==> flow/design.v <==
module fixed_point_adder_signed (
    input  signed [31:0] a,  
    input  signed [31:0] b,  
    output signed [31:0] result,  
    output overflow  
);
    wire signed [32:0] sum;  
    assign sum = a + b;
    assign result = sum[31:0];
    assign overflow = (sum[32] != sum[31]);
endmodule
module one_adder(a,result);
    input [2:0] a;
    output [2:0] result;
    wire    [3:0] sum;
    assign sum = a + 1;
    assign result = sum[2:0];
endmodule
module comparator(a,b,result);
input[2:0] a,b;
output result;
assign result = (a==b)?1'b1:1'b0;
endmodule
module controller(clk, rst, start, ready, error, ov_flag, flush, load, controller_inuse);
    input   clk, rst, start, ready, error, ov_flag;
    output reg  flush, load, controller_inuse;
    reg[1:0] ns, ps;
always @(posedge clk, negedge rst) begin
    if (~rst) begin
        ps <= 2'b00;
    end
    else
        ps<= ns;
end
always @(*) begin
    if ((ps == 2'b01) && (error)) begin
        ns = 2'b00;
    end
    else begin
    case(ps)
        2'b00: ns = start ? 2'b01 : 2'b00;
        2'b01: ns = ready ? 2'b01 : 2'b01;
        2'b10: ns = 2'b01;
        default : ns = 2'b00;
    endcase
    end
end
always @(*) begin
    {flush, load, controller_inuse} = 0;
    case(ps)
        2'b00: ;
        2'b01: begin controller_inuse = 1; load= (ready) ? 1'b1: 1'b0; end
        2'b10: begin controller_inuse = 1; load=1; end
        default: ;
    endcase
end
endmodule
module input_reg #(parameter size = 32)(clk,rst,load,data_in,data_out);
input clk,rst,load;
input [size-1:0]data_in;
output reg [size-1:0]data_out;
always @(posedge clk, negedge rst) begin
    if(~rst)
        data_out<=0;
    else begin
        if (load) begin
            data_out<=data_in;
        end
        else begin
            data_out<=0;
        end
    end
end
endmodule
module fixed_point_multiplier_signed (
    input  signed [7:0] a, 
    input  signed [15:0] b, 
    output signed [23:0] result, 
    output reg ov
);
    wire signed [23:0] full_product;
    assign full_product = a * b;
    assign result = full_product;
    always @(*) begin
        if((full_product>1)||(full_product<(-1)))
            ov=1;
        else
            ov=0;
    end
endmodule
module fixed_point_multiplier_signed_coef (
    input  signed [23:0] a, 
    input  signed [7:0] b, 
    output signed [31:0] result, 
    output reg ov
);
    wire signed [31:0] full_product;
    assign full_product = a * b;
    assign result = full_product;
    always @(*) begin
        if((full_product>1)||(full_product<(-1)))
            ov=1;
        else
            ov=0;
    end
endmodule
module mux_2to1 #(parameter size = 32 ) (
    input  [size-1:0] in0, 
    input  [size-1:0] in1, 
    input        sel, 
    output [size-1:0] out  
);
    assign out = (sel) ? in1 : in0;
endmodule
module register #(parameter size = 32)(clk,rst,flush,data_in,data_out);
input clk,rst,flush;
input [size-1:0]data_in;
output reg [size-1:0]data_out;
always @(posedge clk, negedge rst) begin
    if(~rst)
        data_out<=0;
    else begin
        if (flush) begin
            data_out<=0;
        end
        else begin
            data_out<=data_in;
        end
    end
end
endmodule
module datapath ( clk, rst, flush, load, x, n, controller_inuse, result, valid, ready, ov_flag);
input       clk,rst,flush,load;
input   [7:0]x;
input   [2:0]n;
input        controller_inuse;
output  [31:0]result;
output       valid;
output       ready;
output       ov_flag;
wire loop_stage1, inuse_stage1, loop_back_stage1;
wire [2:0] level_stage1, per_stage1;
wire [7:0] x_stage1;
wire [15:0] x_power_stage1;
wire [31:0] sum_stage1;
wire loop_stage2, inuse_stage2, loop_back_stage2;
wire [2:0] level_stage2, per_stage2;
wire [7:0] x_stage2;
wire [15:0] x_power_stage2;
wire [31:0] sum_stage2;
wire loop_stage3, inuse_stage3, loop_back_stage3;
wire [2:0] level_stage3, per_stage3;
wire [7:0] x_stage3;
wire [15:0] x_power_stage3;
wire [31:0] sum_stage3;
wire loop_stage4, inuse_stage4, loop_back_stage4;
wire [2:0] level_stage4, per_stage4;
wire [7:0] x_stage4;
wire [15:0] x_power_stage4;
wire [31:0] sum_stage4;
wire loop_stage4_out, inuse_stage4_out, loop_back_stage4_out;
wire [2:0] level_stage4_out, per_stage4_out;
wire [7:0] x_stage4_out;
wire [15:0] x_power_stage4_out;
wire [31:0] sum_stage4_out;
wire [7:0] x_input;
wire [2:0] n_input;
wire [11:0] overflow;
wire flush;
wire controller_inuse_input;
input_reg #(12)ir (
      .clk(clk),
      .rst(rst),
      .load(load),
      .data_in({x,n,controller_inuse}),
      .data_out({x_input,n_input,controller_inuse_input})     
);
mux_2to1 #(32) mux_sum_in(
     .in0(32'b0), 
     .in1(sum_stage4_out), 
     .sel(loop_stage4_out), 
     .out(sum_stage1)
);
mux_2to1 #(8) mux_x_in(
     .in0(x_input), 
     .in1(x_stage4_out), 
     .sel(loop_stage4_out), 
     .out(x_stage1)
);
mux_2to1 #(16) mux_xpower_in(
     .in0(16'b1000_0000_0000_0000), 
     .in1(x_power_stage4_out), 
     .sel(loop_stage4_out), 
     .out(x_power_stage1)
);
assign loop_back_stage1 = (loop_stage4_out) ? loop_stage4_out :1'b0;
assign loop_stage1 = (loop_stage4_out) ? 1'b0 :
                     (n_input>3)?1'b1:1'b0;
assign level_stage1 = (loop_stage4_out) ? level_stage4_out : 3'b0;
assign per_stage1 = (loop_stage4_out) ? per_stage4_out : n_input;
assign inuse_stage1 = (loop_stage4_out) ? inuse_stage4_out : controller_inuse_input;
wire [23:0] mul1_out;
wire [31:0] mul2_out;
wire [7:0] mux1_out;
wire [31:0] adder1_out;
wire [2:0] level_stage1_plus;
wire cmp_stage1,cmp_stage1_out ,valid_stage1;
fixed_point_adder_signed adder1 (
      .a(sum_stage1), 
      .b(mul2_out),
      .result(adder1_out), 
      .overflow(overflow[0]) 
);
fixed_point_multiplier_signed mul1 (
      .a(x_stage1), 
      .b(x_power_stage1), 
      .result(mul1_out), 
      .ov(overflow[1])
);
fixed_point_multiplier_signed_coef mul2 (
      .a(mul1_out), 
      .b(mux1_out), 
      .result(mul2_out), 
      .ov(overflow[2])
);
mux_2to1 #(8) mux1(
     .in0(8'b01000000), 
     .in1(8'b00001101), 
     .sel(loop_back_stage1), 
     .out(mux1_out)
);
register #(66) reg1(
    .clk(clk),
    .rst(rst),
    .flush(flush),
    .data_in({loop_stage1, inuse_stage1, loop_back_stage1,level_stage1_plus, per_stage1,cmp_stage1,
                x_stage1, mul1_out[23:8], adder1_out}),
    .data_out({loop_stage2, inuse_stage2, loop_back_stage2,level_stage2, per_stage2,cmp_stage1_out,
                 x_stage2, x_power_stage2, sum_stage2})
);
one_adder o1(
    .a(level_stage1),
    .result(level_stage1_plus)
);
comparator comp1(
    .a(level_stage1),
    .b(per_stage1),
    .result(cmp_stage1)
);
assign valid_stage1 = cmp_stage1_out & inuse_stage2;
wire [23:0] mul3_out;
wire [31:0] mul4_out;
wire [7:0] mux2_out;
wire [31:0] adder2_out;
wire [2:0] level_stage2_plus;
wire cmp_stage2, cmp_stage2_out, valid_stage2;
fixed_point_adder_signed adder2 (
      .a(sum_stage2), 
      .b(mul4_out),
      .result(adder2_out), 
      .overflow(overflow[3]) 
);
fixed_point_multiplier_signed mul3 (
      .a(x_stage2), 
      .b(x_power_stage2), 
      .result(mul3_out), 
      .ov(overflow[4])
);
fixed_point_multiplier_signed_coef mul4 (
      .a(mul3_out), 
      .b(mux2_out), 
      .result(mul4_out), 
      .ov(overflow[5])
);
mux_2to1 #(8) mux2(
     .in0(8'b11100000), 
     .in1(8'b11110101), 
     .sel(loop_back_stage2), 
     .out(mux2_out)
);
register #(66) reg2(
    .clk(clk),
    .rst(rst),
    .flush(flush),
    .data_in({loop_stage2, inuse_stage2, loop_back_stage2,level_stage2_plus, per_stage2,cmp_stage2,
                x_stage2, mul3_out[23:8], adder2_out}),
    .data_out({loop_stage3, inuse_stage3, loop_back_stage3,level_stage3, per_stage3,cmp_stage2_out,
                 x_stage3, x_power_stage3, sum_stage3})
);
one_adder o2(
    .a(level_stage2),
    .result(level_stage2_plus)
);
comparator comp2(
    .a(level_stage2),
    .b(per_stage2),
    .result(cmp_stage2)
);
assign valid_stage2 = cmp_stage2_out & inuse_stage3;
wire [23:0] mul5_out;
wire [31:0] mul6_out;
wire [7:0] mux3_out;
wire [31:0] adder3_out;
wire [2:0] level_stage3_plus;
wire cmp_stage3, cmp_stage3_out, valid_stage3;
fixed_point_adder_signed adder3 (
      .a(sum_stage3), 
      .b(mul6_out),
      .result(adder3_out), 
      .overflow(overflow[6]) 
);
fixed_point_multiplier_signed mul5 (
      .a(x_stage3), 
      .b(x_power_stage3), 
      .result(mul5_out), 
      .ov(overflow[7])
);
fixed_point_multiplier_signed_coef mul6 (
      .a(mul5_out), 
      .b(mux3_out), 
      .result(mul6_out), 
      .ov(overflow[8])
);
mux_2to1  #(8)mux3(
     .in0(8'b00010101), 
     .in1(8'b00001001), 
     .sel(loop_back_stage3), 
     .out(mux3_out)
);
register #(66) reg3(
    .clk(clk),
    .rst(rst),
    .flush(flush),
    .data_in({loop_stage3, inuse_stage3, loop_back_stage3,level_stage3_plus, per_stage3, cmp_stage3,
                x_stage3, mul5_out[23:8], adder3_out}),
    .data_out({loop_stage4, inuse_stage4, loop_back_stage4,level_stage4, per_stage4,cmp_stage3_out,
                 x_stage4, x_power_stage4, sum_stage4})
);
one_adder o3(
    .a(level_stage3),
    .result(level_stage3_plus)
);
comparator comp3(
    .a(level_stage3),
    .b(per_stage3),
    .result(cmp_stage3)
);
assign valid_stage3 = cmp_stage3_out & inuse_stage4;
wire [23:0] mul7_out;
wire [31:0] mul8_out;
wire [7:0] mux4_out;
wire [31:0] adder4_out;
wire [2:0] level_stage4_plus;
wire cmp_stage4,cmp_stage4_out, valid_stage4;
fixed_point_adder_signed adder4 (
      .a(sum_stage4), 
      .b(mul8_out),
      .result(adder4_out), 
      .overflow(overflow[9]) 
);
fixed_point_multiplier_signed mul7 (
      .a(x_stage4), 
      .b(x_power_stage4), 
      .result(mul7_out), 
      .ov(overflow[10])
);
fixed_point_multiplier_signed_coef mul8 (
      .a(mul7_out), 
      .b(mux4_out), 
      .result(mul8_out), 
      .ov(overflow[11])
);
mux_2to1  #(8) mux4(
     .in0(8'b11110000), 
     .in1(8'b11111000), 
     .sel(loop_back_stage4), 
     .out(mux4_out)
);
register #(66) reg4(
    .clk(clk),
    .rst(rst),
    .flush(flush),
    .data_in({loop_stage4, inuse_stage4, loop_back_stage4,level_stage4_plus, per_stage4,cmp_stage4,
                x_stage4, mul7_out[23:8], adder4_out}),
    .data_out({loop_stage4_out, inuse_stage4_out, loop_back_stage4_out,level_stage4_out, per_stage4_out,cmp_stage4_out,
                 x_stage4_out, x_power_stage4_out, sum_stage4_out})
);
one_adder o4(
    .a(level_stage4),
    .result(level_stage4_plus)
);
comparator comp4(
    .a(level_stage4),
    .b(per_stage4),
    .result(cmp_stage4)
);
assign valid_stage4 = cmp_stage4_out & inuse_stage4_out;
assign ov_flag = (valid_stage1)? overflow[0] :
                 (valid_stage2)? overflow[3] :
                 (valid_stage3)? overflow[6] :
                 (valid_stage4)? overflow[9] : 0;
assign ready = ~loop_stage4;
assign valid = (valid_stage1)||(valid_stage2)||(valid_stage3)||(valid_stage4);
assign result = (valid_stage1)? sum_stage2 :
                (valid_stage2)? sum_stage3 :
                (valid_stage3)? sum_stage4 :
                (valid_stage4)? sum_stage4_out : 0;
endmodule
module top_module (
    clk,
    rst,
    X,
    n,
    start,
    Y,
    valid,
    ready,
    overflow,
    error
);
input clk, rst, start;
input [7:0] X;
input [2:0] n;
output valid, ready, overflow, error;
output [31:0] Y;
wire flush,load,controller_inuse;
assign error = 1'b0;
datapath dp( .clk(clk),
             .rst(rst),
             .flush(flush),
             .load(load),
             .x(X),
             .n(n), 
             .controller_inuse(controller_inuse), 
             .result(Y), 
             .valid(valid), 
             .ready(ready), 
             .ov_flag(overflow)
            );
controller ctrl( .clk(clk), 
                 .rst(rst), 
                 .start(start), 
                 .ready(ready), 
                 .error(error), 
                 .ov_flag(overflow), 
                 .flush(flush), 
                 .load(load), 
                 .controller_inuse(controller_inuse)
                );
endmodule
==> flow/run.sh <==
#!/bin/bash
# the make line also repeats each setting of config.mk as NAME=value (left out here)
make -C /OpenROAD-flow-scripts/flow DESIGN_CONFIG=/design/flow/config.mk WORK_HOME=/design/flow/orfs CLKGATE_MAP_FILE= finish
==> flow/config.mk <==
export PLATFORM = sky130hd
export DESIGN_NAME = top_module
export DESIGN_NICKNAME = top_module
export VERILOG_FILES = /design/flow/design.v
export SDC_FILE = /design/flow/constraint.sdc
export NUM_CORES = 4
export LEC_CHECK = 0
export ABC_AREA = 1
export CAP_MARGIN = 20
export CORE_MARGIN = 2
export CORE_UTILIZATION = 72
export CTS_CLUSTER_DIAMETER = 228
export CTS_CLUSTER_SIZE = 79
export GPL_ROUTABILITY_DRIVEN = 1
export HOLD_SLACK_MARGIN = 0.29
export MIN_ROUTING_LAYER = met1
export PLACE_DENSITY_LB_ADDON = 0.06
export SETUP_SLACK_MARGIN = 0.85
export SLEW_MARGIN = 20
export TNS_END_PERCENT = 35
==> flow/constraint.sdc <==
create_clock -name core_clock -period 8.67 [get_ports {clk}]
set_input_delay 1.7340 -clock core_clock [delete_from_list [all_inputs] [get_ports {clk}]]
set_output_delay 1.7340 -clock core_clock [all_outputs]
set_load 0.01 [all_outputs]
==> results of run 1 <==
metrics by stage:
| stage | util | area (um2) | cells | hold slack (ps) | setup WS, ps |
|---|---|---|---|---|---|
| floorplan | - | 45400 | 5584 | 331 | -766 |
| global placement | 0.859 | 53100 | 7183 | 335 | -2030 |
| detailed placement | 0.859 | 53100 | 7183 | 337 | -2290 |
| CTS | 0.903 | 55800 | 7257 | 388 | -2100 |
routing by layer:
| layer | GRT usage | overflow |
|---|---|---|
| met2 | 0.837 | 33 |
| met4 | 0.590 | 39 |
| met5 | 0.168 | 1 |
| met1 | 0.665 | 0 |
| met3 | 0.399 | 1 |
timing repair:
action	CTS
endpoints found under the setup margin	57
pin swaps	147
buffers inserted	64
gates cloned	1
gates resized	423
==> Slide: Implementation Results, run 1 <==
Flow Results at a Glance

Outcome
  – Outcome: stopped before the end
  – Failing step: global routing
  – Error msg: [ERROR GRT-0116] Global routing finished with congestion. Check the congestion regions in the DRC Viewer.

Synthesis
  – Synth Flop Type: dfrtp_1
  – Simple-Gate Area Share: 0.137
  – Unique cell type count in the Yosys netlist: 58
  – Compound-Gate Fraction of Synth Area: 0.0686
  – Yosys top cell by area: fa_1
  – Cells after Synth: 5575
  – YS warnings: 5
  – Mapped cell area: 45100 um2
  – Post-synth area hogs: fa_1, ha_1, dfrtp_1, inv_1, nand2_1
  – Synth mux share: 0
  – Yosys Chip Area: 45100 um2
  – Xor/xnor share of the synthesized area: 0.0438
  – Fraction of registers with async set/reset: 1.00
  – Max-area cell share: 0.285
  – Adder Share, Synth: 0.448
  – Most frequent cells after synthesis: inv_1, nand2_1, fa_1
  – Largest logic family: adder cells
  – Ys cells: 5575
  – Synth Seq Share: 0.153
  – Post-Syn Area per Cell: 8.09 um2
  – Flops & latches, synth: 276
  – Number of enable flip-flop cells: 0
  – Most common cell in the synthesized netlist: inv_1

Clocking
  – Hold buffers post-CTS: 0
  – Clock Sinks: 276
  – # H-tree levels: 1
  – CTS Buf Count: 7
  – Root Buffer: clkbuf_16
  – Buffers from clock root to sink, at most: 3

Global routing
  – GRT Util Overall: 0.631
  – GRT overflow: 74

Floorplanning
  – Num rows: 91
  – Area of the die: 64700 um2
  – Die width: 254 um
  – Starting density of the core: 0.730
  – I/O pin cnt: 50
  – Die height: 254 um
  – Core area: 61800 um2

Place
  – RePlAce Congestion: 0.994
  – Port bufs: 48
  – Final HPWL DP: 122 mm
==> run 2: changes to the inputs <==
CTS_CLUSTER_DIAMETER = 142   (was 228)
CTS_CLUSTER_SIZE = 97   (was 79)
GPL_ROUTABILITY_DRIVEN = not set   (was 1)
HOLD_SLACK_MARGIN = not set   (was 0.29)
MIN_ROUTING_LAYER = not set   (was met1)
PLACE_DENSITY = 0.38   (was not set)
PLACE_DENSITY_LB_ADDON = not set   (was 0.06)
SETUP_SLACK_MARGIN = not set   (was 0.85)
TNS_END_PERCENT = not set   (was 35)
clock period = 8.19 ns   (was 8.67 ns; I/O delays follow)
==> Slide: Implementation Results, run 2 <==
Flow Results at a Glance

Place
  – DP Cell Count: 7190 (+0.097%)
  – Final HPWL DP: 119 mm (-2.2%)
  – Port bufs: 48 (unchanged)
  – RePlAce Congestion: 1.00 (+0.52%)
  – Dpl ws: -2600 ps (-308 ps)

Clocking
  – Root Buffer: clkbuf_16
  – Clock Sinks: 276 (unchanged)
  – CTS Buf Count: 11 (+4)
  – Buffers from clock root to sink, at most: 3 (unchanged)
  – Hold buffers post-CTS: 0 (unchanged)
  – # H-tree levels: 1 (unchanged)

Floorplanning
  – Area of the die: 64700 um2 (unchanged)
  – Num rows: 91 (unchanged)
  – Core area: 61800 um2 (unchanged)
  – Die width: 254 um (unchanged)
  – Die height: 254 um (unchanged)
  – I/O pin cnt: 50 (unchanged)
  – Starting density of the core: 0.730 (unchanged)

Outcome
  – Outcome: stopped before the end
  – Failing step: global routing
  – Error msg: [ERROR GRT-0232] Routing congestion too high. Check the congestion heatmap in the GUI.

Synthesis
  – Fraction of registers with async set/reset: 1.00 (unchanged)
  – Adder Share, Synth: 0.448 (unchanged)
  – Ys cells: 5575 (unchanged)
  – YS warnings: 5 (unchanged)
  – Largest logic family: adder cells
  – Synth Seq Share: 0.153 (unchanged)
  – Unique cell type count in the Yosys netlist: 58 (unchanged)
  – Cells after Synth: 5575 (unchanged)
  – Compound-Gate Fraction of Synth Area: 0.0686 (unchanged)
  – Synth mux share: 0 (unchanged)
  – Mapped cell area: 45100 um2 (unchanged)
  – Xor/xnor share of the synthesized area: 0.0438 (unchanged)
  – Synth Flop Type: dfrtp_1
  – Max-area cell share: 0.285 (unchanged)
  – Most frequent cells after synthesis: inv_1, nand2_1, fa_1
  – Flops & latches, synth: 276 (unchanged)
  – Yosys top cell by area: fa_1
  – Yosys Chip Area: 45100 um2 (unchanged)
  – Number of enable flip-flop cells: 0 (unchanged)
  – Simple-Gate Area Share: 0.137 (unchanged)
  – Most common cell in the synthesized netlist: inv_1
  – Post-synth area hogs: fa_1, ha_1, dfrtp_1, inv_1, nand2_1
  – Post-Syn Area per Cell: 8.09 um2 (unchanged)

Global routing
  – GRT overflow: 85
  – GRT Util Overall: 0.675
[run 2: metrics by stage]
stage / area, um2 / setup TNS, ps
after detailed placement: 53100 / -7830
after CTS: 54800 / -3100
after floorplan: 45300 / -1150
after global placement: 53100 / -4000
[run 2: repair_timing]
action | in CTS
pin swaps | 86
gates resized | 179
setup buffers | 49
endpoints found under the setup margin | 28
gates cloned | 0
[run 2: routing by layer]
metal | track usage | overflow
met1 | 0.676 | 1
met5 | 0.213 | 0
met3 | 0.467 | 1
met2 | 0.882 | 41
met4 | 0.674 | 42
==> run 3: changes to the inputs <==
ABC_AREA = not set   (was 1)
CORE_UTILIZATION = 32   (was 72)
CTS_CLUSTER_DIAMETER = not set   (was 142)
CTS_CLUSTER_SIZE = not set   (was 97)
PLACE_DENSITY = not set   (was 0.38)
clock period = 19.5 ns   (was 8.19 ns; I/O delays follow)
==> Slide: Implementation Results, run 3 <==
Key Metrics from the Run

Outcome
  – Outcome: timing/DRC/antenna clean

STA
  – Slew headroom: 0.271
  – Final min period: 16750 ps
  – Final hold viol count: 0
  – Max Freq: 0.0597 GHz
  – RSZ-0062 raised after global routing: no
  – Slew Viols, Final: 0
  – Worst slew pin tran: 1090 ps
  – Worst setup margin: 2750 ps
  – Clock Skews: 44.0 ps
  – Fin crit share: 0.859
  – Fin Setup TNS: 0 ps
  – Setup violations, final: 0

Setup path
  – Slowest cell on crit path: buf_4
  – R2R cell count: 33
  – Crit path max fanout: 125
  – CP Data Required Time: 15600 ps
  – Max incr delay on CP: 820 ps
  – RR Endpoint: dp.reg1.data_out[31]
  – Startpoint Class: flop
  – Setup crit start: dp.reg4.data_out[65]
  – Bufs and invs on worst path: 9
  – FF-to-FF Start: dp.reg4.data_out[65]
  – Family with the most delay on the worst path: adder cells
  – Reg2reg setup slack: 8370 ps
  – Critical Path End: overflow
  – Crit path kind: reg -> out
  – WP depth: 38
  – Crit path arrival time: 12850 ps
  – CP endpoint kind: primary output

Clocking
  – Buffers from clock root to sink, at most: 3 (unchanged)
  – Hold buffers post-CTS: 0 (unchanged)
  – Root Buffer: clkbuf_16
  – CTS resizes: 0 (-100%)
  – # H-tree levels: 2 (+1)
  – Clock Sinks: 276 (unchanged)
  – CTS tree: yes
  – Clk slew on worst S/H paths: 60 ps
  – Clock latency (worst-skew pair): 580 ps
  – # Post-CTS Setup Buffers: 0 (-100%)
  – CTS Buf Count: 39 (+28)

Global routing
  – Pin count of the biggest net entering global routing: 126
  – Most crowded layer after global routing: met2
  – M1 GR Usage: 0.219
  – GRT overflow: 0
  – GRT Util Overall: 0.162
  – Met2 Resource Use GR: 0.267
  – Vias in the first global route: 31300
  – GR Util met3: 0.0211
  – Initial antenna violation count: 1
  – First-pass GRT wire length: 175 mm

Place
  – Dpl ws: 3390 ps (+5980 ps)
  – Placed cell areas: 45500 um2 (-14%)
  – RePlAce Congestion: 0.891 (-11%)
  – Final HPWL DP: 90.1 mm (-25%)
  – Port bufs: 48 (unchanged)

Flow run
  – Log Warnings: 30
  – Max-cap check violation count: 0

Routing
  – Vias/cell: 4.71
  – Drt pass-1 iters: 6
  – Vias: 30000
  – Post-Route WL: 107 mm
  – Post-DRT Antenna Nets: 0
  – WL/cell: 16.8 um
  – Detailed Route Iter0 Violations: 1609
  – DR DRC count: 0

Synthesis
  – Xor/xnor share of the synthesized area: 0.0493 (+0.00549)
  – Post-Syn Area per Cell: 9.47 um2 (+17%)
  – Number of enable flip-flop cells: 0 (unchanged)
  – Largest logic family: adder cells
  – Cells after Synth: 4546 (-18%)
  – Simple-Gate Area Share: 0.127 (-0.0103)
  – Synth mux share: 0.00459 (+0.00459)
  – Synth Flop Type: dfrtp_1
  – Yosys Chip Area: 43100 um2 (-4.6%)
  – Most frequent cells after synthesis: inv_1, fa_1, ha_1
  – Ys cells: 4546 (-18%)
  – Adder Share, Synth: 0.469 (+0.0214)
  – Mapped cell area: 43100 um2 (-4.6%)
  – Fraction of registers with async set/reset: 1.00 (unchanged)
  – Max-area cell share: 0.298 (+0.0136)
  – Unique cell type count in the Yosys netlist: 77 (+33%)
  – Most common cell in the synthesized netlist: inv_1
  – Flops & latches, synth: 276 (unchanged)
  – Synth Seq Share: 0.160 (+0.00731)
  – Compound-Gate Fraction of Synth Area: 0.0844 (+0.0159)
  – Yosys top cell by area: fa_1
  – YS warnings: 5 (unchanged)
  – Post-synth area hogs: fa_1, ha_1, dfrtp_1, inv_1, and2_1

Worst hold path
  – WHS Path Cells: 0
  – Hold endpoint: dp.reg2.data_out[65]
  – Worst min path class: reg -> reg
  – Min-delay src: dp.reg1.data_out[65]

Floorplanning
  – Die width: 371 um (+46%)
  – Core area: 133000 um2 (+120%)
  – Die height: 371 um (+46%)
  – Num rows: 134 (+47%)
  – I/O pin cnt: 50 (unchanged)
  – Area of the die: 138000 um2 (+110%)
  – Starting density of the core: 0.323 (-0.407)

Finish
  – Final instance area: 46900 um2
  – Synth-to-layout area growth: 8.99%
  – Post-layout util: 0.352
  – Post-layout nets: 5802
==> run 3: area by class of cell <==
cell class,instances,area (um2)
Antenna cell,4,10.0
Multi-Input combinational cell,3072,31700
Sequential cell,276,6910
Fill cell,13800,86500
Clock inverter,23,317
Inverter,1104,4140
Tap cell,1768,2210
Clock buffer,48,1070
Timing Repair Buffer,65,613
==> run 3: metal layers <==
metal,vias to the layer above,share of wire
met2,711,0.47
li1,14200,-
met3,162,0.048
met1,14900,0.45
met5,-,0.00013
met4,2,0.035
==> run 3: through the flow <==
| step | std cells | hold slack (ps) |
|---|---|---|
| after floorplan | 4555 | 331 |
| after global placement | 6285 | 334 |
| after detailed placement | 6285 | 335 |
| after CTS | 6356 | 348 |
| after global routing | 6356 | 353 |
| final | 6360 | 348 |
==> run 4: changes to the inputs <==
CORE_UTILIZATION = 57   (was 32)
clock period = 9.29 ns   (was 19.5 ns; I/O delays follow)
==> Slide: Implementation Results, run 4 <==
Key Metrics from the Run

Outcome
  – Outcome: failed layout checks
  – SO Faults: setup timing

Routing
  – Detailed Route Iter0 Violations: 1721 (+7.0%)
  – Vias/cell: 5.18 (+9.8%)
  – Post-DRT Antenna Nets: 0 (unchanged)
  – Vias: 33000 (+10%)
  – Post-Route WL: 114 mm (+6.8%)
  – WL/cell: 18.0 um (+6.7%)
  – DR DRC count: 0 (unchanged)
  – Drt pass-1 iters: 5 (-1)

Clocking
  – Clock Sinks: 276 (unchanged)
  – Clk slew on worst S/H paths: 60 ps (about the same)
  – Clock latency (worst-skew pair): 590 ps (about the same)
  – Root Buffer: clkbuf_16
  – # H-tree levels: 2 (unchanged)
  – CTS tree: yes
  – CTS Buf Count: 39 (unchanged)
  – Buffers from clock root to sink, at most: 3 (unchanged)

STA
  – Final hold viol count: 0 (unchanged)
  – Worst setup margin: -2750 ps (-5500 ps)
  – Setup violations, final: 1 (+1)
  – Final min period: 12040 ps
  – RSZ-0062 raised after global routing: yes
  – Fin Setup TNS: -2750 ps (-2750 ps)
  – Slew headroom: 0.327 (+0.0560)
  – Clock Skews: 38.2 ps (-5.79 ps)
  – Max Freq: 0.0830 GHz
  – Slew Viols, Final: 0 (unchanged)
  – Worst slew pin tran: 1010 ps (-80.3 ps)
  – Hold slack: 347 ps (-0.715 ps)
  – Fin crit share: 1.30 (+0.437)

Flow run
  – Log Warnings: 34 (+13%)
  – Max-cap check violation count: 0 (unchanged)

Place
  – Dpl ws: -2870 ps (-6250 ps)
  – Port bufs: 48 (unchanged)
  – Final HPWL DP: 96.1 mm (+6.7%)
  – RePlAce Congestion: 0.919 (+3.1%)
  – DP Cell Count: 6262 (-0.37%)
  – Placed cell areas: 50500 um2 (+11%)

Setup path
  – FF-to-FF Start: dp.reg4.data_out[65]
  – Slowest cell on crit path: fa_1
  – Crit path max fanout: 14 (-89%)
  – Crit path arrival time: 10190 ps (-2660 ps)
  – Bufs and invs on worst path: 10 (+1)
  – CP Data Required Time: 7430 ps (-8170 ps)
  – Critical Path End: overflow
  – R2R cell count: 33 (unchanged)
  – Setup crit start: dp.reg4.data_out[65]
  – CP dominant cell by count: fa_1
  – Reg2reg setup slack: 240 ps (-8130 ps)
  – RR Endpoint: dp.reg1.data_out[31]
  – Max incr delay on CP: 540 ps (-280 ps)
  – WP depth: 37 (-2.6%)
  – Family with the most delay on the worst path: adder cells
  – Crit path kind: reg -> out
  – CP endpoint kind: primary output
  – Startpoint Class: flop

Floorplanning
  – Die width: 279 um (-25%)
  – Num rows: 100 (-25%)
  – Starting density of the core: 0.577 (+0.255)
  – Core area: 74600 um2 (-44%)
  – Die height: 279 um (-25%)
  – I/O pin cnt: 50 (unchanged)
  – Area of the die: 77800 um2 (-43%)

Synthesis
  – Most common cell in the synthesized netlist: inv_1
  – Post-synth area hogs: fa_1, ha_1, dfrtp_1, inv_1, and2_1
  – Ys cells: 4546 (unchanged)
  – Yosys Chip Area: 43100 um2 (unchanged)
  – Xor/xnor share of the synthesized area: 0.0493 (unchanged)
  – Yosys top cell by area: fa_1
  – Unique cell type count in the Yosys netlist: 77 (unchanged)
  – Number of enable flip-flop cells: 0 (unchanged)
  – Mapped cell area: 43100 um2 (unchanged)
  – Compound-Gate Fraction of Synth Area: 0.0844 (unchanged)
  – Adder Share, Synth: 0.469 (unchanged)
  – Synth Seq Share: 0.160 (unchanged)
  – Most frequent cells after synthesis: inv_1, fa_1, ha_1
  – Largest logic family: adder cells
  – Flops & latches, synth: 276 (unchanged)
  – YS warnings: 5 (unchanged)
  – Synth mux share: 0.00459 (unchanged)
  – Fraction of registers with async set/reset: 1.00 (unchanged)
  – Synth Flop Type: dfrtp_1
  – Simple-Gate Area Share: 0.127 (unchanged)
  – Cells after Synth: 4546 (unchanged)
  – Max-area cell share: 0.298 (unchanged)
  – Post-Syn Area per Cell: 9.47 um2 (unchanged)

Global routing
  – Initial antenna violation count: 0 (-1)
  – Pin count of the biggest net entering global routing: 144 (+14%)
  – GRT overflow: 0 (unchanged)
  – First-pass GRT wire length: 186 mm (+6.3%)
  – Vias in the first global route: 34500 (+10%)
  – GRT Util Overall: 0.307 (+0.145)

Finish
  – Synth-to-layout area growth: 23.3%
  – Post-layout nets: 6612 (+14%)
  – Post-layout util: 0.712 (+0.360)
  – Final instance area: 53100 um2 (+13%)
  – Finished Layout Cells: 6368 (+0.13%)

Worst hold path
  – Hold endpoint: dp.reg3.data_out[65]
  – Min-delay src: dp.reg2.data_out[65]
  – Worst min path class: reg -> reg
  – WHS Path Cells: 0 (unchanged)
run 4: final cells by class:
class | count | area (um2)
Clock buffer | 52 | 1120
Timing Repair Buffer | 875 | 6880
Tap cell | 969 | 1210
Multi-Input combinational cell | 3072 | 32500
Inverter | 1104 | 4140
Fill cell | 5922 | 21500
Clock inverter | 19 | 335
Sequential cell | 276 | 6940
Antenna cell | 1 | 2.50
run 4: routing by layer:
layer / part of all wire / wire length, um / GRT usage / up-vias
met5: 0 / 0 / 0 / -
met4: 0.035 / 4040 / 0.101 / 0
met3: 0.047 / 5380 / 0.0387 / 150
met2: 0.47 / 53200 / 0.498 / 723
met1: 0.45 / 51700 / 0.430 / 16300
li1: - / - / - / 15800
run 4: repair_timing:
action                                 in CTS  in global routing
gates cloned                                3                  0
setup endpoints to repair                   5                 23
resized                                    54                139
buffers inserted                            7                 25
hold buffers                                0                  0
endpoints found under the hold margin       0                  0
pin swaps                                  42                 86
==> run 5: changes to the inputs <==
CORE_UTILIZATION = 66   (was 57)
MAX_ROUTING_LAYER = met4   (was not set)
SETUP_SLACK_MARGIN = -0.52   (was not set)
clock period = 7.6 ns   (was 9.29 ns; I/O delays follow)
==> Slide: Implementation Results, run 5 <==
Key Metrics from the Run

Finish
  – Post-layout nets: 6762 (+2.3%)
  – Fill cells: 3387 (-43%)
  – Sequential Area: 6950 um2 (+0.20%)
  – Synth-to-layout area growth: 30.2%
  – Final instance area: 56100 um2 (+5.6%)
  – MI comb area: 34200 um2 (+5.4%)
  – Post-layout util: 0.870 (+0.158)

STA
  – Fin crit share: 1.56 (+0.266)
  – Worst slew pin tran: 860 ps (-150 ps)
  – Slew Viols, Final: 0 (unchanged)
  – Final hold viol count: 0 (unchanged)
  – Worst setup margin: -4270 ps (-1520 ps)
  – Setup violations, final: 65 (+64)
  – Clock Skews: 28.9 ps (-9.33 ps)
  – Hold slack: 349 ps (+2.06 ps)
  – Slew headroom: 0.427 (+0.0998)
  – Max Freq: 0.0842 GHz
  – RSZ-0062 raised after global routing: yes
  – Fin Setup TNS: -57560 ps (-54810 ps)
  – Final min period: 11870 ps

Setup path
  – CP endpoint kind: primary output
  – CP dominant cell by count: fa_1
  – FF-to-FF Start: dp.reg2.data_out[51]
  – CP Data Required Time: 6080 ps (-1350 ps)
  – Family with the most delay on the worst path: adder cells
  – Crit path kind: reg -> out
  – WP depth: 43 (+16%)
  – Setup crit start: dp.reg4.data_out[65]
  – RR Endpoint: dp.reg3.data_out[30]
  – Crit path max fanout: 6 (-8)
  – Startpoint Class: flop
  – Crit path arrival time: 10350 ps (+160 ps)
  – Bufs and invs on worst path: 13 (+3)
  – Critical Path End: overflow
  – Slowest cell on crit path: dfrtp_4
  – R2R cell count: 40 (+21%)
  – Max incr delay on CP: 580 ps (+40 ps)
  – Reg2reg setup slack: -1950 ps (-2190 ps)

Synthesis
  – Cells after Synth: 4546 (unchanged)
  – Fraction of registers with async set/reset: 1.00 (unchanged)
  – Flops & latches, synth: 276 (unchanged)
  – Mapped cell area: 43100 um2 (unchanged)
  – Synth mux share: 0.00459 (unchanged)
  – Adder Share, Synth: 0.469 (unchanged)
  – Compound-Gate Fraction of Synth Area: 0.0844 (unchanged)
  – Synth Seq Share: 0.160 (unchanged)
  – Largest logic family: adder cells
  – Post-synth area hogs: fa_1, ha_1, dfrtp_1, inv_1, and2_1
  – Yosys Chip Area: 43100 um2 (unchanged)
  – Most common cell in the synthesized netlist: inv_1
  – YS warnings: 5 (unchanged)
  – Ys cells: 4546 (unchanged)
  – Unique cell type count in the Yosys netlist: 77 (unchanged)
  – Most frequent cells after synthesis: inv_1, fa_1, ha_1
  – Xor/xnor share of the synthesized area: 0.0493 (unchanged)
  – Simple-Gate Area Share: 0.127 (unchanged)
  – Max-area cell share: 0.298 (unchanged)
  – Post-Syn Area per Cell: 9.47 um2 (unchanged)
  – Yosys top cell by area: fa_1
  – Synth Flop Type: dfrtp_1
  – Number of enable flip-flop cells: 0 (unchanged)

Place
  – Port bufs: 48 (unchanged)
  – Placed cell areas: 51200 um2 (+1.3%)
  – Final HPWL DP: 97.6 mm (+1.6%)
  – RePlAce Congestion: 0.973 (+5.9%)

Routing
  – DR DRC count: 0 (unchanged)
  – Drt pass-1 iters: 7 (+2)
  – Vias: 36200 (+9.9%)
  – WL/cell: 20.8 um (+16%)
  – Post-DRT Antenna Nets: 0 (unchanged)
  – Vias/cell: 5.65 (+9.2%)
  – Detailed Route Iter0 Violations: 3015 (+75%)
  – Post-Route WL: 133 mm (+17%)

Worst hold path
  – WHS Path Cells: 0 (unchanged)
  – Min-delay src: dp.reg2.data_out[65]
  – Hold endpoint: dp.reg3.data_out[65]
  – Worst min path class: reg -> reg

Outcome
  – Outcome: failed layout checks
  – SO Faults: setup timing

Global routing
  – Vias in the first global route: 37300 (+8.2%)
  – GRT Util Overall: 0.390 (+0.0834)
  – Initial antenna violation count: 6 (+6)
  – GRT overflow: 0 (unchanged)
  – First-pass GRT wire length: 198 mm (+6.3%)
  – Pin count of the biggest net entering global routing: 97 (-33%)

Floorplanning
  – I/O pin cnt: 50 (unchanged)
  – Core area: 64500 um2 (-14%)
  – Num rows: 93 (-7.0%)
  – Die height: 259 um (-7.0%)
  – Die width: 259 um (-7.0%)
  – Starting density of the core: 0.668 (+0.0905)
  – Area of the die: 67300 um2 (-13%)

Clocking
  – Buffers from clock root to sink, at most: 3 (unchanged)
  – # H-tree levels: 2 (unchanged)
  – Root Buffer: clkbuf_16
  – Clk slew on worst S/H paths: 60 ps (about the same)
  – Hold buffers post-CTS: 0 (unchanged)
  – Clock Sinks: 276 (unchanged)
  – Clock latency (worst-skew pair): 580 ps (about the same)
  – CTS tree: yes
  – CTS Buf Count: 36 (-7.7%)

Flow run
  – Max-cap check violation count: 0 (unchanged)
  – Log Warnings: 31 (-8.8%)
## run 5: routing by layer
layer / part of all wire / global-route usage / up-vias
li1: - / - / 16100
met3: 0.073 / 0.0450 / 550
met4: 0.074 / 0.207 / 0
met2: 0.47 / 0.613 / 1589
met1: 0.38 / 0.500 / 18000
met5: 0 / - / -
## run 5: timing repair
action                                  in CTS  in global routing
endpoints found under the setup margin      55                 60
pin swaps                                  133                210
gates resized                              253                313
gates cloned                                 1                  6
setup buffers                               66                 69
## run 5: layout make-up
cell class / count / share of cell area
clock inverters: 19 / 0.00408
flip-flops and latches: 276 / 0.124
clock buffers: 45 / 0.0179
repair buffers: 1028 / 0.150
multi-input cells: 3072 / 0.610
well taps: 855 / 0.0191
diodes: 8 / 0.000357
inverters: 1104 / 0.0740
## run 5: through the flow
stage	std cells	worst slack [ps]
after global routing	6405	-4610
after detailed placement	6217	-4180
after floorplan	4555	-2980
after global placement	6217	-4220
final	6407	-4270
after CTS	6337	-4480
==> run 6: changes to the inputs <==
CORE_UTILIZATION = 55   (was 66)
CTS_CLUSTER_SIZE = 28   (was not set)
HOLD_SLACK_MARGIN = -0.1   (was not set)
MAX_ROUTING_LAYER = not set   (was met4)
SETUP_SLACK_MARGIN = 1.47   (was -0.52)
==> Slide: Implementation Results, run 6 <==
Key Metrics from the Run

Routing
  – Post-DRT Antenna Nets: 0 (unchanged)
  – Post-Route WL: 122 mm (-8.5%)
  – WL/cell: 18.5 um (-11%)
  – Vias: 34100 (-5.9%)
  – Vias/cell: 5.16 (-8.7%)
  – Detailed Route Iter0 Violations: 1803 (-40%)
  – Drt pass-1 iters: 6 (-1)
  – DR DRC count: 0 (unchanged)

Floorplanning
  – I/O pin cnt: 50 (unchanged)
  – Area of the die: 80500 um2 (+20%)
  – Starting density of the core: 0.556 (-0.112)
  – Die height: 284 um (+9.4%)
  – Num rows: 102 (+9.7%)
  – Core area: 77500 um2 (+20%)
  – Die width: 284 um (+9.4%)

Setup path
  – RR Endpoint: dp.reg1.data_out[29]
  – Crit path max fanout: 5 (-1)
  – Critical Path End: overflow
  – Bufs and invs on worst path: 10 (-3)
  – Family with the most delay on the worst path: adder cells
  – Startpoint Class: flop
  – WP depth: 40 (-7.0%)
  – CP Data Required Time: 6080 ps (about the same)
  – Setup crit start: dp.reg4.data_out[65]
  – R2R cell count: 41 (+2.5%)
  – FF-to-FF Start: dp.reg4.data_out[65]
  – Max incr delay on CP: 530 ps (-50 ps)
  – Crit path arrival time: 10040 ps (-310 ps)
  – Slowest cell on crit path: fa_1
  – Reg2reg setup slack: -1460 ps (+490 ps)
  – CP dominant cell by count: fa_1
  – Crit path kind: reg -> out
  – CP endpoint kind: primary output

Global routing
  – GRT overflow: 0 (unchanged)
  – GRT Util Overall: 0.314 (-0.0761)
  – Initial antenna violation count: 1 (-5)
  – Vias in the first global route: 36200 (-3.0%)
  – Pin count of the biggest net entering global routing: 95 (-2.1%)
  – First-pass GRT wire length: 198 mm (about the same)

Clocking
  – Clock latency (worst-skew pair): 580 ps (about the same)
  – Clk slew on worst S/H paths: 60 ps (about the same)
  – Clock Sinks: 276 (unchanged)
  – # H-tree levels: 2 (unchanged)
  – Root Buffer: clkbuf_16
  – CTS Buf Count: 38 (+5.6%)
  – CTS tree: yes
  – Hold buffers post-CTS: 0 (unchanged)
  – Buffers from clock root to sink, at most: 3 (unchanged)

STA
  – Worst slew pin tran: 953 ps (+93.8 ps)
  – Setup violations, final: 53 (-18%)
  – Hold slack: 351 ps (+1.34 ps)
  – Final min period: 11560 ps (-309 ps)
  – Max Freq: 0.0865 GHz (+2.7%)
  – Worst setup margin: -3960 ps (+309 ps)
  – Slew headroom: 0.364 (-0.0626)
  – Clock Skews: 24.5 ps (-4.32 ps)
  – Fin crit share: 1.52 (-0.0406)
  – Final hold viol count: 0 (unchanged)
  – Slew Viols, Final: 0 (unchanged)
  – RSZ-0062 raised after global routing: yes

Synthesis
  – Post-Syn Area per Cell: 9.47 um2 (unchanged)
  – Adder Share, Synth: 0.469 (unchanged)
  – YS warnings: 5 (unchanged)
  – Synth Flop Type: dfrtp_1
  – Ys cells: 4546 (unchanged)
  – Fraction of registers with async set/reset: 1.00 (unchanged)
  – Mapped cell area: 43100 um2 (unchanged)
  – Unique cell type count in the Yosys netlist: 77 (unchanged)
  – Xor/xnor share of the synthesized area: 0.0493 (unchanged)
  – Flops & latches, synth: 276 (unchanged)
  – Cells after Synth: 4546 (unchanged)
  – Max-area cell share: 0.298 (unchanged)
  – Simple-Gate Area Share: 0.127 (unchanged)
  – Number of enable flip-flop cells: 0 (unchanged)
  – Largest logic family: adder cells
  – Post-synth area hogs: fa_1, ha_1, dfrtp_1, inv_1, and2_1
  – Yosys top cell by area: fa_1
  – Compound-Gate Fraction of Synth Area: 0.0844 (unchanged)
  – Synth Seq Share: 0.160 (unchanged)
  – Yosys Chip Area: 43100 um2 (unchanged)
  – Most frequent cells after synthesis: inv_1, fa_1, ha_1
  – Synth mux share: 0.00459 (unchanged)
  – Most common cell in the synthesized netlist: inv_1

Worst hold path
  – WHS Path Cells: 0 (unchanged)
  – Worst min path class: reg -> reg
  – Hold endpoint: dp.reg3.data_out[65]
  – Min-delay src: dp.reg2.data_out[65]

Outcome
  – SO Faults: setup timing
  – Outcome: failed layout checks

Place
  – DP Cell Count: 6398 (+2.9%)
  – Port bufs: 48 (unchanged)
  – RePlAce Congestion: 0.928 (-4.7%)
  – Final HPWL DP: 99.3 mm (+1.7%)

Finish
  – Post-layout nets: 6776 (+0.21%)
  – Finished Layout Cells: 6602 (+3.0%)
  – Fill cells: 5797 (+71%)
  – Post-layout util: 0.748 (-0.122)
  – Synth-to-layout area growth: 34.5%

Flow run
  – Max-cap check violation count: 0 (unchanged)
  – Log Warnings: 30 (-3.2%)
==> run 6: area by class of cell <==
type | instances | area (um2) | share of cell area
multi-input combinational | 3072 | 35700 | 0.617
clock inverter | 23 | 273 | 0.00471
timing repair buffer | 1040 | 8520 | 0.147
sequential | 276 | 6950 | 0.120
inverter | 1104 | 4160 | 0.0717
tap | 1040 | 1300 | 0.0225
antenna | 2 | 5.00 | 0.0000864
clock buffer | 45 | 987 | 0.0170
==> run 6: repair_timing <==
action	4_1_cts	5_1_grt
endpoints found under the hold margin	0	0
gates cloned	4	0
gates resized	403	204
pin swaps	236	170
buffers inserted	81	49
setup endpoints to repair	95	99
==> run 6: routing by layer <==
layer | track usage | up-vias | wire length (um)
met2 | 0.514 | 771 | 57200
li1 | - | 16200 | -
met5 | 0 | - | 13
met1 | 0.433 | 17000 | 54200
met4 | 0.116 | 2 | 5280
met3 | 0.0350 | 181 | 5450
==> run 6: metrics by stage <==
| step | setup TNS, ps | worst slack [ps] | instance area (um2) |
|---|---|---|---|
| finish | -39200 | -3960 | 57900 |
| global route | -56610 | -4350 | 57900 |
| CTS | -34930 | -4080 | 56500 |
| detailed placement | -53040 | -4000 | 52500 |
| global placement | -49860 | -3900 | 52500 |
| floorplan | -11140 | -2980 | 44800 |
==> run 7: changes to the inputs <==
CELL_PAD_IN_SITES_DETAIL_PLACEMENT = 1   (was not set)
CORE_MARGIN = 3   (was 2)
CORE_UTILIZATION = 53   (was 55)
CTS_CLUSTER_SIZE = 93   (was 28)
GPL_TIMING_DRIVEN = 0   (was not set)
HOLD_SLACK_MARGIN = not set   (was -0.1)
MAX_ROUTING_LAYER = met5   (was not set)
MIN_ROUTING_LAYER = met2   (was not set)
SETUP_SLACK_MARGIN = 2.33   (was 1.47)
SLEW_MARGIN = 10   (was 20)
clock period = 16.8 ns   (was 7.6 ns; I/O delays follow)
==> Slide: Implementation Results, run 7 <==
Key Metrics from the Run

Clocking
  – CTS Buf Count: 38 (unchanged)
  – Hold buffers post-CTS: 0 (unchanged)
  – CTS tree: yes
  – # H-tree levels: 2 (unchanged)
  – Buffers from clock root to sink, at most: 3 (unchanged)
  – Clock Sinks: 276 (unchanged)
  – Clock latency (worst-skew pair): 610 ps (+30 ps)
  – Clk slew on worst S/H paths: 60 ps (about the same)
  – Root Buffer: clkbuf_16

Flow run
  – Max-cap check violation count: 0 (unchanged)
  – Log Warnings: 31 (+3.3%)

Synthesis
  – Synth Flop Type: dfrtp_1
  – Post-Syn Area per Cell: 9.47 um2 (unchanged)
  – YS warnings: 5 (unchanged)
  – Fraction of registers with async set/reset: 1.00 (unchanged)
  – Yosys Chip Area: 43100 um2 (unchanged)
  – Most frequent cells after synthesis: inv_1, fa_1, ha_1
  – Synth Seq Share: 0.160 (unchanged)
  – Yosys top cell by area: fa_1
  – Xor/xnor share of the synthesized area: 0.0493 (unchanged)
  – Simple-Gate Area Share: 0.127 (unchanged)
  – Mapped cell area: 43100 um2 (unchanged)
  – Compound-Gate Fraction of Synth Area: 0.0844 (unchanged)
  – Post-synth area hogs: fa_1, ha_1, dfrtp_1, inv_1, and2_1
  – Synth mux share: 0.00459 (unchanged)
  – Largest logic family: adder cells
  – Ys cells: 4546 (unchanged)
  – Flops & latches, synth: 276 (unchanged)
  – Unique cell type count in the Yosys netlist: 77 (unchanged)
  – Most common cell in the synthesized netlist: inv_1
  – Adder Share, Synth: 0.469 (unchanged)
  – Number of enable flip-flop cells: 0 (unchanged)
  – Max-area cell share: 0.298 (unchanged)
  – Cells after Synth: 4546 (unchanged)

Routing
  – Detailed Route Iter0 Violations: 6907 (+280%)
  – WL/cell: 24.0 um (+30%)
  – Vias: 44400 (+30%)
  – Drt pass-1 iters: 8 (+2)
  – Post-DRT Antenna Nets: 0 (unchanged)
  – Post-Route WL: 140 mm (+15%)
  – Vias/cell: 7.61 (+47%)
  – DR DRC count: 0 (unchanged)

Finish
  – Final instance area: 48100 um2 (-17%)
  – Synth-to-layout area growth: 11.8%
  – Fill cells: 9014 (+55%)
  – Finished Layout Cells: 5834 (-12%)
  – Post-layout nets: 5965 (-12%)

STA
  – Setup violations, final: 0 (-100%)
  – Worst slew pin tran: 1140 ps (+187 ps)
  – RSZ-0062 raised after global routing: yes
  – Fin crit share: 0.860 (-0.661)
  – Final min period: 14450 ps
  – Max Freq: 0.0692 GHz
  – Clock Skews: 31.8 ps (+7.21 ps)
  – Hold slack: 350 ps (-0.143 ps)
  – Worst setup margin: 2350 ps (+6310 ps)
  – Slew headroom: 0.238 (-0.126)
  – Final hold viol count: 0 (unchanged)
  – Slew Viols, Final: 0 (unchanged)

Setup path
  – Max incr delay on CP: 550 ps (+20 ps)
  – Crit path max fanout: 11 (+6)
  – Setup crit start: dp.reg4.data_out[65]
  – CP Data Required Time: 13440 ps (+7360 ps)
  – Startpoint Class: flop
  – WP depth: 43 (+7.5%)
  – FF-to-FF Start: dp.reg2.data_out[55]
  – Reg2reg setup slack: 6650 ps (+8110 ps)
  – R2R cell count: 35 (-15%)
  – CP dominant cell by count: fa_1
  – CP endpoint kind: primary output
  – Critical Path End: overflow
  – Crit path kind: reg -> out
  – Bufs and invs on worst path: 12 (+2)
  – Slowest cell on crit path: fa_1
  – RR Endpoint: dp.reg3.data_out[30]
  – Crit path arrival time: 11090 ps (+1050 ps)
  – Family with the most delay on the worst path: adder cells

Global routing
  – Vias in the first global route: 53200 (+47%)
  – Pin count of the biggest net entering global routing: 104 (+9.5%)
  – First-pass GRT wire length: 213 mm (+7.9%)
  – GRT Util Overall: 0.488 (+0.174)
  – Initial antenna violation count: 1 (unchanged)
  – GRT overflow: 0 (unchanged)

Place
  – RePlAce Congestion: 1.01 (+8.5%)
  – DP Cell Count: 5656 (-12%)
  – Port bufs: 48 (unchanged)
  – Placed cell areas: 45000 um2 (-14%)
  – Dpl ws: 22.6 ps (+4030 ps)
  – Final HPWL DP: 110 mm (+10%)

Worst hold path
  – Hold endpoint: dp.reg3.data_out[65]
  – WHS Path Cells: 0 (unchanged)
  – Min-delay src: dp.reg2.data_out[65]
  – Worst min path class: reg -> reg

Floorplanning
  – Die height: 291 um (+2.5%)
  – I/O pin cnt: 50 (unchanged)
  – Area of the die: 84700 um2 (+5.2%)
  – Starting density of the core: 0.540 (-0.0161)
  – Num rows: 103 (+0.98%)
  – Core area: 79800 um2 (+3.0%)
  – Die width: 291 um (+2.5%)

Outcome
  – Outcome: timing/DRC/antenna clean
run 7: cell type report:
type,count,area [um2],area share
multi-input combinational,3072,32600,0.677
clock inverter,24,298,0.00619
timing repair buffer,126,1120,0.0232
clock buffer,45,1010,0.0209
inverter,1104,4160,0.0864
sequential,276,6960,0.145
antenna,34,85.1,0.00177
buffer,103,601,0.0125
tap,1050,1310,0.0273
run 7: per-stage QoR:
step / utilization / setup TNS, ps
after floorplan: - / 0
after global placement: 0.563 / -66850
after detailed placement: 0.563 / 0
after CTS: 0.589 / 0
after global routing: 0.602 / 0
final: 0.603 / 0
run 7: layer usage:
| metal | global-route usage | up-vias | wire length (um) |
|---|---|---|---|
| li1 | - | 14400 | - |
| met2 | 0.557 | 12300 | 65800 |
| met5 | 0.241 | - | 2410 |
| met4 | 0.0930 | 70 | 14500 |
| met1 | - | 16100 | 0 |
| met3 | 0.677 | 1477 | 57300 |
run 7: timing repair:
item,in CTS,in global routing
buffers inserted,22,52
setup endpoints to repair,1,1
resized,154,181
pin swaps,20,53
hold endpoints to repair,0,0
==> run 8: changes to the inputs <==
CELL_PAD_IN_SITES_DETAIL_PLACEMENT = not set   (was 1)
CORE_MARGIN = 2   (was 3)
CORE_UTILIZATION = 59   (was 53)
CTS_CLUSTER_DIAMETER = 303   (was not set)
CTS_CLUSTER_SIZE = not set   (was 93)
GPL_ROUTABILITY_DRIVEN = 1   (was not set)
GPL_TIMING_DRIVEN = not set   (was 0)
MAX_ROUTING_LAYER = not set   (was met5)
SETUP_SLACK_MARGIN = 0.33   (was 2.33)
SLEW_MARGIN = 20   (was 10)
TNS_END_PERCENT = 35   (was not set)
clock period = 8.0 ns   (was 16.8 ns; I/O delays follow)
==> Slide: Implementation Results, run 8 <==
Key Metrics from the Run

Outcome
  – Outcome: failed layout checks
  – SO Faults: setup timing

STA
  – Slew Viols, Final: 0 (unchanged)
  – Setup violations, final: 47 (+47)
  – Max Freq: 0.0840 GHz
  – Hold slack: 348 ps (-2.40 ps)
  – Final min period: 11910 ps
  – Worst setup margin: -3910 ps (-6250 ps)
  – Clock Skews: 39.0 ps (+7.28 ps)
  – Slew headroom: 0.379 (+0.141)
  – RSZ-0062 raised after global routing: yes
  – Final hold viol count: 0 (unchanged)
  – Fin Setup TNS: -30420 ps (-30420 ps)
  – Fin crit share: 1.49 (+0.628)
  – Worst slew pin tran: 931 ps (-209 ps)

Clocking
  – Clock Sinks: 276 (unchanged)
  – Buffers from clock root to sink, at most: 3 (unchanged)
  – CTS Buf Count: 38 (unchanged)
  – Clk slew on worst S/H paths: 70 ps (about the same)
  – # H-tree levels: 2 (unchanged)
  – CTS tree: yes
  – Hold buffers post-CTS: 0 (unchanged)
  – Root Buffer: clkbuf_16
  – Clock latency (worst-skew pair): 620 ps (about the same)

Setup path
  – Crit path arrival time: 10310 ps (-780 ps)
  – Reg2reg setup slack: -1400 ps (-8050 ps)
  – Crit path kind: reg -> out
  – Startpoint Class: flop
  – CP dominant cell by count: fa_1
  – Slowest cell on crit path: fa_1
  – R2R cell count: 47 (+34%)
  – FF-to-FF Start: dp.reg4.data_out[65]
  – WP depth: 44 (+2.3%)
  – Family with the most delay on the worst path: adder cells
  – Max incr delay on CP: 580 ps (+30 ps)
  – CP Data Required Time: 6400 ps (-7040 ps)
  – RR Endpoint: dp.reg1.data_out[29]
  – Bufs and invs on worst path: 13 (+1)
  – CP endpoint kind: primary output
  – Crit path max fanout: 5 (-6)
  – Setup crit start: dp.reg4.data_out[65]
  – Critical Path End: overflow

Routing
  – Post-DRT Antenna Nets: 0 (unchanged)
  – WL/cell: 19.4 um (-19%)
  – Vias/cell: 7.31 (-4.0%)
  – Drt pass-1 iters: 10 (+2)
  – Detailed Route Iter0 Violations: 7969 (+15%)
  – Post-Route WL: 125 mm (-10%)
  – DR DRC count: 0 (unchanged)
  – Vias: 47200 (+6.4%)

Global routing
  – First-pass GRT wire length: 197 mm (-7.7%)
  – Vias in the first global route: 54500 (+2.3%)
  – GRT Util Overall: 0.508 (+0.0197)
  – Pin count of the biggest net entering global routing: 119 (+14%)
  – Initial antenna violation count: 0 (-1)
  – GRT overflow: 0 (unchanged)

Worst hold path
  – Worst min path class: reg -> reg
  – WHS Path Cells: 0 (unchanged)
  – Min-delay src: dp.reg1.data_out[65]
  – Hold endpoint: dp.reg2.data_out[65]

Synthesis
  – Yosys Chip Area: 43100 um2 (unchanged)
  – Number of enable flip-flop cells: 0 (unchanged)
  – Largest logic family: adder cells
  – Cells after Synth: 4546 (unchanged)
  – Unique cell type count in the Yosys netlist: 77 (unchanged)
  – Most common cell in the synthesized netlist: inv_1
  – Compound-Gate Fraction of Synth Area: 0.0844 (unchanged)
  – Fraction of registers with async set/reset: 1.00 (unchanged)
  – Most frequent cells after synthesis: inv_1, fa_1, ha_1
  – Flops & latches, synth: 276 (unchanged)
  – Post-Syn Area per Cell: 9.47 um2 (unchanged)
  – Max-area cell share: 0.298 (unchanged)
  – Xor/xnor share of the synthesized area: 0.0493 (unchanged)
  – Yosys top cell by area: fa_1
  – Mapped cell area: 43100 um2 (unchanged)
  – Ys cells: 4546 (unchanged)
  – YS warnings: 5 (unchanged)
  – Synth Flop Type: dfrtp_1
  – Synth mux share: 0.00459 (unchanged)
  – Synth Seq Share: 0.160 (unchanged)
  – Simple-Gate Area Share: 0.127 (unchanged)
  – Adder Share, Synth: 0.469 (unchanged)
  – Post-synth area hogs: fa_1, ha_1, dfrtp_1, inv_1, and2_1

Finish
  – Finished Layout Cells: 6464 (+11%)
  – Final instance area: 55900 um2 (+16%)
  – MI comb area: 34200 um2 (+4.9%)
  – Sequential Area: 6950 um2 (-0.11%)
  – Post-layout util: 0.770 (+0.167)
  – Post-layout nets: 6714 (+13%)
  – Fill cells: 5199 (-42%)
  – Synth-to-layout area growth: 29.8%

Place
  – Port bufs: 48 (unchanged)
  – Final HPWL DP: 96.1 mm (-12%)
  – DP Cell Count: 6275 (+11%)
  – Placed cell areas: 50900 um2 (+13%)
  – RePlAce Congestion: 1.00 (-0.60%)
  – Dpl ws: -3840 ps (-3870 ps)

Flow run
  – Log Warnings: 35 (+13%)
  – Max-cap check violation count: 0 (unchanged)

Floorplanning
  – Num rows: 99 (-3.9%)
  – Die width: 274 um (-5.8%)
  – Core area: 72600 um2 (-9.0%)
  – Starting density of the core: 0.593 (+0.0534)
  – Area of the die: 75200 um2 (-11%)
  – Die height: 274 um (-5.8%)
  – I/O pin cnt: 50 (unchanged)
## run 8: cell type report
type | count | share of cell area
repair buffers | 978 | 0.143
inverters | 1104 | 0.0741
diodes | 6 | 0.000269
well taps | 959 | 0.0215
multi-input cells | 3072 | 0.612
clock buffers | 44 | 0.0181
flip-flops and latches | 276 | 0.124
clock inverters | 25 | 0.00696
## run 8: repair_timing
item / 4_1_cts / 5_1_grt
gates cloned: 4 / 1
pin swaps: 145 / 141
resized: 320 / 244
endpoints found under the setup margin: 64 / 73
setup buffers: 69 / 40
## run 8: routing by layer
layer,vias to the layer above,part of all wire,global-route usage
met5,-,0.0096,0.194
met4,44,0.12,0.125
met3,1469,0.40,0.685
met2,12200,0.47,0.584
met1,17600,0,-
li1,15900,-,-
==> run 9: changes to the inputs <==
ABC_AREA = 1   (was not set)
CORE_UTILIZATION = 72   (was 59)
CTS_CLUSTER_DIAMETER = 222   (was 303)
MAX_ROUTING_LAYER = met4   (was not set)
MIN_ROUTING_LAYER = met1   (was met2)
PLACE_DENSITY_LB_ADDON = 0.06   (was not set)
SETUP_SLACK_MARGIN = not set   (was 0.33)
clock period = 9.67 ns   (was 8.0 ns; I/O delays follow)
==> Slide: Implementation Results, run 9 <==
Key Metrics from the Run

STA
  – Fin crit share: 1.18 (-0.313)
  – Worst slew pin tran: 1090 ps (+162 ps)
  – Max Freq: 0.0880 GHz
  – RSZ-0062 raised after global routing: yes
  – Final min period: 11360 ps
  – Final hold viol count: 0 (unchanged)
  – Worst setup margin: -1690 ps (+2210 ps)
  – Slew Viols, Final: 0 (unchanged)
  – Setup violations, final: 1 (-98%)
  – Slew headroom: 0.267 (-0.112)
  – Fin Setup TNS: -1690 ps (+28720 ps)

Worst hold path
  – Min-delay src: dp.reg1.data_out[65]
  – Hold endpoint: dp.reg2.data_out[65]
  – WHS Path Cells: 0 (unchanged)

Synthesis
  – Largest logic family: adder cells
  – Number of enable flip-flop cells: 0 (unchanged)
  – Cells after Synth: 5575 (+23%)
  – Synth Seq Share: 0.153 (-0.00731)
  – Yosys Chip Area: 45100 um2 (+4.8%)
  – Unique cell type count in the Yosys netlist: 58 (-25%)
  – Mapped cell area: 45100 um2 (+4.8%)
  – Yosys top cell by area: fa_1
  – Ys cells: 5575 (+23%)
  – Flops & latches, synth: 276 (unchanged)
  – Synth Flop Type: dfrtp_1
  – Most common cell in the synthesized netlist: inv_1
  – Simple-Gate Area Share: 0.137 (+0.0103)
  – Compound-Gate Fraction of Synth Area: 0.0686 (-0.0159)
  – Xor/xnor share of the synthesized area: 0.0438 (-0.00549)
  – Max-area cell share: 0.285 (-0.0136)
  – YS warnings: 5 (unchanged)
  – Synth mux share: 0 (-0.00459)
  – Post-Syn Area per Cell: 8.09 um2 (-15%)
  – Adder Share, Synth: 0.448 (-0.0214)
  – Fraction of registers with async set/reset: 1.00 (unchanged)

Clocking
  – Root Buffer: clkbuf_16
  – CTS tree: yes
  – # H-tree levels: 1 (-1)
  – Buffers from clock root to sink, at most: 3 (unchanged)
  – Clk slew on worst S/H paths: 60 ps (about the same)
  – Hold buffers post-CTS: 0 (unchanged)
  – CTS Buf Count: 31 (-18%)
  – Clock latency (worst-skew pair): 640 ps (+20 ps)
  – Clock Sinks: 276 (unchanged)

Routing
  – Post-Route WL: 142 mm (+14%)
  – Vias/cell: 5.67 (-22%)
  – Drt pass-1 iters: 6 (-4)
  – Post-DRT Antenna Nets: 0 (unchanged)
  – Detailed Route Iter0 Violations: 3675 (-54%)
  – WL/cell: 19.7 um (+1.6%)
  – DR DRC count: 0 (unchanged)

Floorplanning
  – Num rows: 91 (-8.1%)
  – I/O pin cnt: 50 (unchanged)
  – Die width: 254 um (-7.2%)
  – Die height: 254 um (-7.2%)
  – Starting density of the core: 0.730 (+0.136)
  – Core area: 61800 um2 (-15%)
  – Area of the die: 64700 um2 (-14%)

Setup path
  – R2R cell count: 41 (-13%)
  – Max incr delay on CP: 590 ps (about the same)
  – CP endpoint kind: primary output
  – FF-to-FF Start: dp.reg4.data_out[65]
  – CP Data Required Time: 7740 ps (+1340 ps)
  – WP depth: 43 (-2.3%)
  – Reg2reg setup slack: 460 ps (+1860 ps)
  – Crit path kind: reg -> out
  – Bufs and invs on worst path: 12 (-1)
  – RR Endpoint: dp.reg1.data_out[29]
  – Family with the most delay on the worst path: adder cells
  – Crit path max fanout: 7 (+2)
  – Startpoint Class: flop
  – Setup crit start: dp.reg4.data_out[65]
  – Crit path arrival time: 9430 ps (-880 ps)

Place
  – Placed cell areas: 52600 um2 (+3.4%)
  – DP Cell Count: 7126 (+14%)
  – Port bufs: 48 (unchanged)
  – RePlAce Congestion: 1.04 (+3.4%)
  – Final HPWL DP: 112 mm (+16%)

Flow run
  – Log Warnings: 28 (-20%)
  – Max-cap check violation count: 0 (unchanged)

Finish
  – Post-layout nets: 7599 (+13%)
  – Synth-to-layout area growth: 21.2%
  – Finished Layout Cells: 7221 (+12%)
  – Final instance area: 54700 um2 (-2.2%)

Outcome
  – Outcome: failed layout checks
  – SO Faults: setup timing

Global routing
  – GRT overflow: 0 (unchanged)
  – Initial antenna violation count: 3 (+3)
run 9: routing by layer:
layer | part of all wire | GRT usage | vias up
li1 | - | - | 18000
met1 | 0.35 | 0.535 | 19700
met2 | 0.46 | 0.722 | 2382
met3 | 0.097 | 0.0920 | 804
met4 | 0.086 | 0.304 | 0
met5 | 0 | - | -
run 9: layout make-up:
type	count	area (um2)
Antenna cell	5	12.5
Clock buffer	36	805
Clock inverter	21	258
Fill cell	3156	7140
Inverter	1635	6140
Multi-Input combinational cell	3512	32300
Sequential cell	276	6930
Tap cell	837	1050
Timing Repair Buffer	899	7170
run 9: through the flow:
step	setup WS (ps)	hold slack, ps
final	-1690	355
after global routing	-1920	351
after CTS	-1250	354
after detailed placement	-1240	342
after global placement	-1040	338
after floorplan	5.19	331
run 9: what timing repair did:
action                                  in CTS  in global routing
endpoints found under the setup margin       1                  1
resized                                    111                 60
setup buffers                               26                  6
pin swaps                                   46                 22
